## SUBWAY
module SUBWAY(
    clk,
    rst_n,
    in_valid,
    init,
    in0,
    in1,
    in2,
    in3,
    out_valid,
    out
);
Size: ~740 cells after synthesis, roughly 16 I/O pins, ~7200 um^2 of cells after synthesis.
make LEC_CHECK=0 ABC_AREA=1 CAP_MARGIN=20 CELL_PAD_IN_SITES_GLOBAL_PLACEMENT=3 CORE_ASPECT_RATIO=0.93 CORE_MARGIN=5 CORE_UTILIZATION=40 GPL_ROUTABILITY_DRIVEN=1 GPL_TIMING_DRIVEN=1 MAX_ROUTING_LAYER=met4 SLEW_MARGIN=5 TNS_END_PERCENT=60 finish   # period 1.63 ns
run.sh (not shown) runs the stock make flow with config.mk's settings and CLKGATE_MAP_FILE=.
The first run completed and failed the layout checks on negative setup slack.
==> next run, changes <==
ABC_AREA = not set   (was 1)
CELL_PAD_IN_SITES_GLOBAL_PLACEMENT = not set   (was 3)
CORE_ASPECT_RATIO = not set   (was 0.93)
CORE_MARGIN = 2   (was 5)
GPL_ROUTABILITY_DRIVEN = not set   (was 1)
GPL_TIMING_DRIVEN = not set   (was 1)
MAX_ROUTING_LAYER = not set   (was met4)
SETUP_SLACK_MARGIN = 0.65   (was not set)
SLEW_MARGIN = 20   (was 5)
TNS_END_PERCENT = not set   (was 60)
clock period = 2.32 ns   (was 1.63 ns; I/O delays follow)
Effect:
- Now the flow went through all stages and came out clean
- design area came out lower by a few percent
- via count fell by about a fifth
- clock skew barely changes
- power drops by a quarter to a third
==> next run, changes <==
ABC_AREA = 1   (was not set)
CORE_UTILIZATION = 71   (was 40)
SETUP_SLACK_MARGIN = not set   (was 0.65)
clock period = 1.73 ns   (was 2.32 ns; I/O delays follow)
Effect:
- With this change the flow finished but failed the layout checks on negative setup slack
- power came out higher by a quarter to a third
- non-clock buffer count is higher by 3
- combinational power is higher by well over a third
- synthesized cell count increases by well over a third
- fmax went up by a little under a tenth
- setup slack is worse by 430 ps
- routed wire length increases by a quarter to a third
- utilization is higher by 37 points
- cell area is higher slightly
==> next run, changes <==
CORE_UTILIZATION = 62   (was 71)
clock period = 1.36 ns   (was 1.73 ns; I/O delays follow)
The new run finished but failed the layout checks on negative setup slack.
Design area goes up by 5.3%.
Critical path depth is unchanged.
Total power goes up by 29%.

========
Setup of build 32:
SUBWAY again, from the RTL that the note above started with.
Settings: LEC_CHECK=0, ABC_AREA=1, CAP_MARGIN=35, CORE_ASPECT_RATIO=0.91, CORE_MARGIN=2, CORE_UTILIZATION=71, CTS_CLUSTER_DIAMETER=51, CTS_CLUSTER_SIZE=40, HOLD_SLACK_MARGIN=0.29, MAX_ROUTING_LAYER=met5, PLACE_DENSITY_LB_ADDON=0.1, SETUP_SLACK_MARGIN=-0.03, SLEW_MARGIN=20, TNS_END_PERCENT=50; clock period 1.29 ns.
No crash in build 32: every stage finished, but the layout fails its final checks due to setup timing.
#### Input delta (build 98 over build 32)
- CORE_UTILIZATION changed from 71 to 21
- CTS_CLUSTER_SIZE removed (was 40)
- HOLD_SLACK_MARGIN changed from 0.29 to 0.14
- the clock period (ns, I/O delays scaled along) changed from 1.29 to 1.78
[summary]
- Although build 98 finished all stages, its layout failed final checks on setup timing.
- The final critical path time including I/O delays and setup in build 98 sits 0.32 ns below the value recorded for build 32.
- Via count on build 98 is ahead of build 32.
- From build 32 to build 98 the numbers moved as follows: first-iteration DRC count now smaller; remaining max-slew budget at the tightest pin went down 11 points; final area went down 4.1%.
- Changes observed in build 98 relative to build 32: final standard cell utilization of the core dropped 66 points, x dimension of the die rose by 89 µm, area growth from synthesis to layout saw a decrease, floorplan utilization dropped 51 points.
- Relative to build 32, the non-clock buffer count in the final layout measured on build 98 has decreased by more than a quarter.
- | count of clock buffers in the final design | build 98 vs build 32 | 3 lower |
Relative to build 98, the following input files were edited for build 75:
- PLACE_DENSITY now 0.4, previously not set
- CTS_CLUSTER_SIZE now 32, previously not set
- HOLD_SLACK_MARGIN now -0.01, was 0.14
- PLACE_DENSITY_LB_ADDON no longer set, was 0.1
- CORE_UTILIZATION now 72, was 21
- the clock period (ns, I/O delays scaled along) now 1.29, was 1.78
[summary]
The worst clock skew on build 98 is in line with that on build 75.
Against build 98, total design power in build 75 rose by more than a quarter.
Build 75 vs build 98, clock period minus final worst setup slack went up by 0.41 ns.
Build 75 vs build 98 — cell depth of the worst flop-to-flop path rose 1.
In the tables for build 98 and build 75, final routed wirelength across all metal layers reads lower with build 98.
Build 98 -> build 75: total internal power increased by more than a quarter
Not one of build 98 and build 75 finished clean.
Every stage of build 98 finished as expected; the final checks, on the other hand, flagged setup timing, which means the layout fails.
Delta (build 75 minus build 98): post-synthesis to final-layout area growth increased 0.88 points, share of synthesized area spent on multiplexers essentially unchanged, die boundary height decreased about 45%.
Build 98 has lower wire length of the first global-routing pass than build 75.
Build 75: post-layout period usage of the worst path 73 points above build 98
Input changes introduced in build 27 (baseline for comparison: build 75):
- changing HOLD_SLACK_MARGIN from -0.01 to 0.29
- changing CTS_CLUSTER_SIZE from 32 to 40
- changing CORE_UTILIZATION from 72 to 71
- changing PLACE_DENSITY from 0.4 to 0.35
- changing CTS_CLUSTER_DIAMETER from 51 to 375
==> results <==
As the logs show, build 27 stopped at 5_1_grt after a tool error, so it never reached the end of the flow. Going from build 75 to build 27, the area of the core was found to have gone up by 3.8%. Compare build 27 and build 75 | placement row count higher: build 27. Cmp build 27 and build 75 / post-CTS setup-driven buffer insertion count / lower: build 75. Compared with build 75, build 27 shows a die area that is about 1.4% higher. Build 27 against build 75: synthesized instance count neither gained nor lost much, minimum setup slack after placement shows an increase of 0.039 ns.
The following lists how build 74 was set up differently from build 27:
- swapping 1 for 0 in ABC_AREA
- putting PLACE_DENSITY_LB_ADDON at 0.1 where nothing was set
- clearing PLACE_DENSITY, which used to be 0.35
- swapping 71 for 70 in CORE_UTILIZATION
- swapping 0.29 for -0.01 in HOLD_SLACK_MARGIN
- swapping 40 for 32 in CTS_CLUSTER_SIZE
- swapping 375 for 78 in CTS_CLUSTER_DIAMETER
Results
Every stage of build 74 finished as expected; the final checks, on the other hand, flagged setup timing, which means the layout fails. Relative to build 27, overall die width decreased by 0.71% in build 74. Compared with build 27, in build 74 vertical extent of the die has decreased; final weighted congestion in routability-driven placement lower. Cell count after synthesis (build 74 vs. build 27) decreases by more than a quarter.
Setup changes, build 74 to build 16
- a change of SETUP_SLACK_MARGIN from -0.03 to 0.3
- a deleted TNS_END_PERCENT that had been 50
- a deleted CORE_ASPECT_RATIO that had been 0.91
- a change of CTS_CLUSTER_SIZE from 32 to 37
- a deleted CTS_CLUSTER_DIAMETER that had been 78
- a change of CORE_UTILIZATION from 70 to 68
- a change of CAP_MARGIN from 35 to 20
- a deleted ABC_AREA that had been 0
- a deleted MAX_ROUTING_LAYER that had been met5
- a change of HOLD_SLACK_MARGIN from -0.01 to 0.24
- a deleted PLACE_DENSITY_LB_ADDON that had been 0.1
Findings:
Build 16 did not finish: a tool error stopped it during 4_1_cts.
Build 16 -> build 74: post-synthesis net count delta 0, exact match
Relative to build 74, effective utilization at floorplan has decreased by 3.8 points in build 16.
Looking at placed cell area, build 16 sits about 3.3% above build 74.
What build 74 reported for core area has to be multiplied by 1.05 to get the figure for build 16.
Die size: build 16 exceeds build 74
Power and IR drop assume default switching activity.
